==> 09-17: inputs <==
==> flow/design.v <==
module alu_top (
    input             clk,
    input      [7:0]  a,
    input      [7:0]  b,
    input      [3:0]  sel,
    output reg [15:0] out
);
    reg  [7:0]  a_q, b_q;
    reg  [3:0]  sel_q;
    wire [15:0] alu_out;
    always @(posedge clk) begin
        a_q   <= a;
        b_q   <= b;
        sel_q <= sel;
        out   <= alu_out;
    end
    alu u_alu (.a(a_q), .b(b_q), .sel(sel_q), .out(alu_out));
endmodule

`timescale 1ns / 1ps
module alu(
    input [7:0] a,b,
    input [3:0] sel,
    output reg [15:0] out
    );
    always@(*)
        begin
            case(sel)
                4'b0000 : out=a+b;
                4'b0001 : out=a+1;
                4'b0010 : out=a-b;
                4'b0011 : out=a*b;
                4'b0100 : out=(b==0) ? 16'd0 : a/b;
                4'b0101 : out=(b==0) ? 16'd0 : a%b;
                4'b0110 : out=a&b;
                4'b0111 : out=a|b;
                4'b1000 : out=~(a&b);
                4'b1001 : out=~(a|b);
                4'b1010 : out=a^b;
                default: out=0;
            endcase        
        end    
endmodule
==> flow/run.sh <==
#!/bin/bash
# the make line also repeats each setting of config.mk as NAME=value (left out here)
make -C /OpenROAD-flow-scripts/flow DESIGN_CONFIG=/design/flow/config.mk WORK_HOME=/design/flow/orfs CLKGATE_MAP_FILE= finish
==> flow/config.mk <==
export PLATFORM = sky130hd
export DESIGN_NAME = alu_top
export DESIGN_NICKNAME = alu_top
export VERILOG_FILES = /design/flow/design.v
export SDC_FILE = /design/flow/constraint.sdc
export NUM_CORES = 4
export LEC_CHECK = 0
export ABC_AREA = 1
export CAP_MARGIN = 20
export CORE_MARGIN = 2
export CORE_UTILIZATION = 70
export CTS_CLUSTER_DIAMETER = 197
export CTS_CLUSTER_SIZE = 18
export HOLD_SLACK_MARGIN = -0.08
export PLACE_DENSITY_LB_ADDON = 0.18
export SLEW_MARGIN = 20
export TNS_END_PERCENT = 5
==> flow/constraint.sdc <==
create_clock -name core_clock -period 26.9 [get_ports {clk}]
set_input_delay 5.3800 -clock core_clock [delete_from_list [all_inputs] [get_ports {clk}]]
set_output_delay 5.3800 -clock core_clock [all_outputs]
set_load 0.01 [all_outputs]
==> inputs of 03-03, as changes to 09-17 <==
Settings changed: ABC_AREA 1 to not set, CELL_PAD_IN_SITES_GLOBAL_PLACEMENT set to 2, CORE_UTILIZATION 70 to 40, CTS_CLUSTER_DIAMETER 197 to not set, CTS_CLUSTER_SIZE 18 to 69, HOLD_SLACK_MARGIN -0.08 to not set, PLACE_DENSITY_LB_ADDON 0.18 to not set, TNS_END_PERCENT 5 to not set.
==> flow/constraint.sdc (replaced) <==
create_clock -name core_clock -period 32.0 [get_ports {clk}]
set_input_delay 6.4000 -clock core_clock [delete_from_list [all_inputs] [get_ports {clk}]]
set_output_delay 6.4000 -clock core_clock [all_outputs]
set_load 0.01 [all_outputs]
==> inputs of 08-12, as changes to 09-17 <==
Settings changed: ABC_AREA 1 to not set, CORE_UTILIZATION 70 to 68, CTS_CLUSTER_DIAMETER 197 to not set, CTS_CLUSTER_SIZE 18 to 89, PLACE_DENSITY_LB_ADDON 0.18 to not set.
==> flow/constraint.sdc (replaced) <==
create_clock -name core_clock -period 26.2 [get_ports {clk}]
set_input_delay 5.2400 -clock core_clock [delete_from_list [all_inputs] [get_ports {clk}]]
set_output_delay 5.2400 -clock core_clock [all_outputs]
set_load 0.01 [all_outputs]
==> inputs of 11-02, as changes to 09-17 <==
Settings changed: CORE_UTILIZATION 70 to 60, CTS_CLUSTER_DIAMETER 197 to not set, CTS_CLUSTER_SIZE 18 to not set, HOLD_SLACK_MARGIN -0.08 to not set, PLACE_DENSITY_LB_ADDON 0.18 to not set, TNS_END_PERCENT 5 to not set.
==> flow/constraint.sdc (replaced) <==
create_clock -name core_clock -period 17.0 [get_ports {clk}]
set_input_delay 3.4000 -clock core_clock [delete_from_list [all_inputs] [get_ports {clk}]]
set_output_delay 3.4000 -clock core_clock [all_outputs]
set_load 0.01 [all_outputs]
==> comparison table <==
| item | 09-17 | 11-02 | 03-03 | 08-12 |
|---|---|---|---|---|
| Run status | finished clean | stopped before the end | finished clean | complete, but fails checks |
| Stage where the flow stopped | - | global routing (5_1_grt) | - | - |
| Violated checks | - | - | - | setup timing |
| Yosys top cell area share | 20.2% | 20.2% | 20.2% | 20.2% |
| Average size of a mapped cell | 6.54 um^2 | 6.54 um^2 | 7.61 um^2 | 7.61 um^2 |
| Pre-CTS setup slack | 0.305 ns | -6.10 ns | -1.16 ns | -1.19 ns |
| Endpoint of the worst register-to-register path | out[11] | - | out[6] | out[4] |
| FA/HA/MAJ Cells, Area Fraction | 27.7% | 27.7% | 27.6% | 27.6% |
| Arr. time, crit path | 25.24 ns | - | 29.93 ns | 27.37 ns |
| Count of max-cap constraint violations | 0 | - | 0 | 0 |
| Core occupancy in the finished layout | 80.6% | - | 45.7% | 86.2% |
| Layout Skew | 0.0192 ns | - | 0.00751 ns | 0.0159 ns |
| Number of warnings in the stage logs | 45 | - | 47 | 49 |
| Mux contribution to synthesized area | 0% | 0% | 4.53% | 4.53% |
| Reg2reg path depth | 193 | - | 139 | 144 |
| Remaining design rule violation count | 0 | - | 0 | 0 |
| Worst Max-Slew Pin Slew | 1.11 ns | - | 1.09 ns | 1.09 ns |
| Post-synthesis cell type count | 62 | 62 | 100 | 100 |
| Non-clock buffer count | 92 | - | 86 | 192 |
| Final number of max-transition violations | 0 | - | 0 | 0 |
| Post-synthesis chip area from yosys | 10500 um^2 | 10500 um^2 | 10500 um^2 | 10500 um^2 |
| Mi-comb count | 1248 | - | 1217 | 1217 |
| Per-cell routed wire length | 15.7 um | - | 21.3 um | 22.2 um |

* * *

==> 04-13 <==
RTL: the design.v shown in full above, as it stands there.
clock: 24.6 ns
lec_check: 0
abc_area: 1
cap_margin: 20
core_margin: 2
core_utilization: 62
slew_margin: 20
run.sh (not shown) runs the stock make flow with config.mk's settings and CLKGATE_MAP_FILE=.
==> 12-22: changes against 04-13 <==
--- a/flow/config.mk
+++ b/flow/config.mk
@@ -6,7 +6,9 @@
 export NUM_CORES = 4
 export LEC_CHECK = 0
-export ABC_AREA = 1
 export CAP_MARGIN = 20
 export CORE_MARGIN = 2
-export CORE_UTILIZATION = 62
+export CORE_UTILIZATION = 58
+export CTS_CLUSTER_DIAMETER = 33
+export HOLD_SLACK_MARGIN = 0.29
+export SETUP_SLACK_MARGIN = 4.76
 export SLEW_MARGIN = 20
==> flow/constraint.sdc (replaced) <==
create_clock -name core_clock -period 17.5 [get_ports {clk}]
set_input_delay 3.5000 -clock core_clock [delete_from_list [all_inputs] [get_ports {clk}]]
set_output_delay 3.5000 -clock core_clock [all_outputs]
set_load 0.01 [all_outputs]
==> 01-03: changes against 04-13 <==
--- a/flow/config.mk
+++ b/flow/config.mk
@@ -6,7 +6,6 @@
 export NUM_CORES = 4
 export LEC_CHECK = 0
-export ABC_AREA = 1
 export CAP_MARGIN = 20
 export CORE_MARGIN = 2
-export CORE_UTILIZATION = 62
+export CORE_UTILIZATION = 40
 export SLEW_MARGIN = 20
==> flow/constraint.sdc (replaced) <==
create_clock -name core_clock -period 32.0 [get_ports {clk}]
set_input_delay 6.4000 -clock core_clock [delete_from_list [all_inputs] [get_ports {clk}]]
set_output_delay 6.4000 -clock core_clock [all_outputs]
set_load 0.01 [all_outputs]
==> 05-19: changes against 04-13 <==
--- a/flow/config.mk
+++ b/flow/config.mk
@@ -6,7 +6,8 @@
 export NUM_CORES = 4
 export LEC_CHECK = 0
-export ABC_AREA = 1
 export CAP_MARGIN = 20
 export CORE_MARGIN = 2
-export CORE_UTILIZATION = 62
+export CORE_UTILIZATION = 72
+export PLACE_DENSITY_LB_ADDON = 0.27
 export SLEW_MARGIN = 20
+export TNS_END_PERCENT = 5
==> flow/constraint.sdc (replaced) <==
create_clock -name core_clock -period 26.2 [get_ports {clk}]
set_input_delay 5.2400 -clock core_clock [delete_from_list [all_inputs] [get_ports {clk}]]
set_output_delay 5.2400 -clock core_clock [all_outputs]
set_load 0.01 [all_outputs]
==> summary of the runs <==
- 01-03 finished with timing, DRC and antenna clean. 05-19 never finished: it broke off in global routing (5_1_grt) (GRT-0232). 12-22 failed in global routing (5_1_grt). 04-13 finished clean.
- In 05-19 the die size is lower than in 12-22, by about 20%.
- Synthesized cell count is the same in 12-22 and 05-19.
- Flip-flop count is the same in 04-13 and 01-03.
- In 01-03 the register-to-register slack is better than in 04-13, by 1.2 ns.
- Design area: 01-03 is lower than 04-13 (11%).
- Via count: 01-03 is lower than 04-13 (about 6%).
- Of 04-13 and 01-03, 04-13 has the higher critical path depth (gap 52).
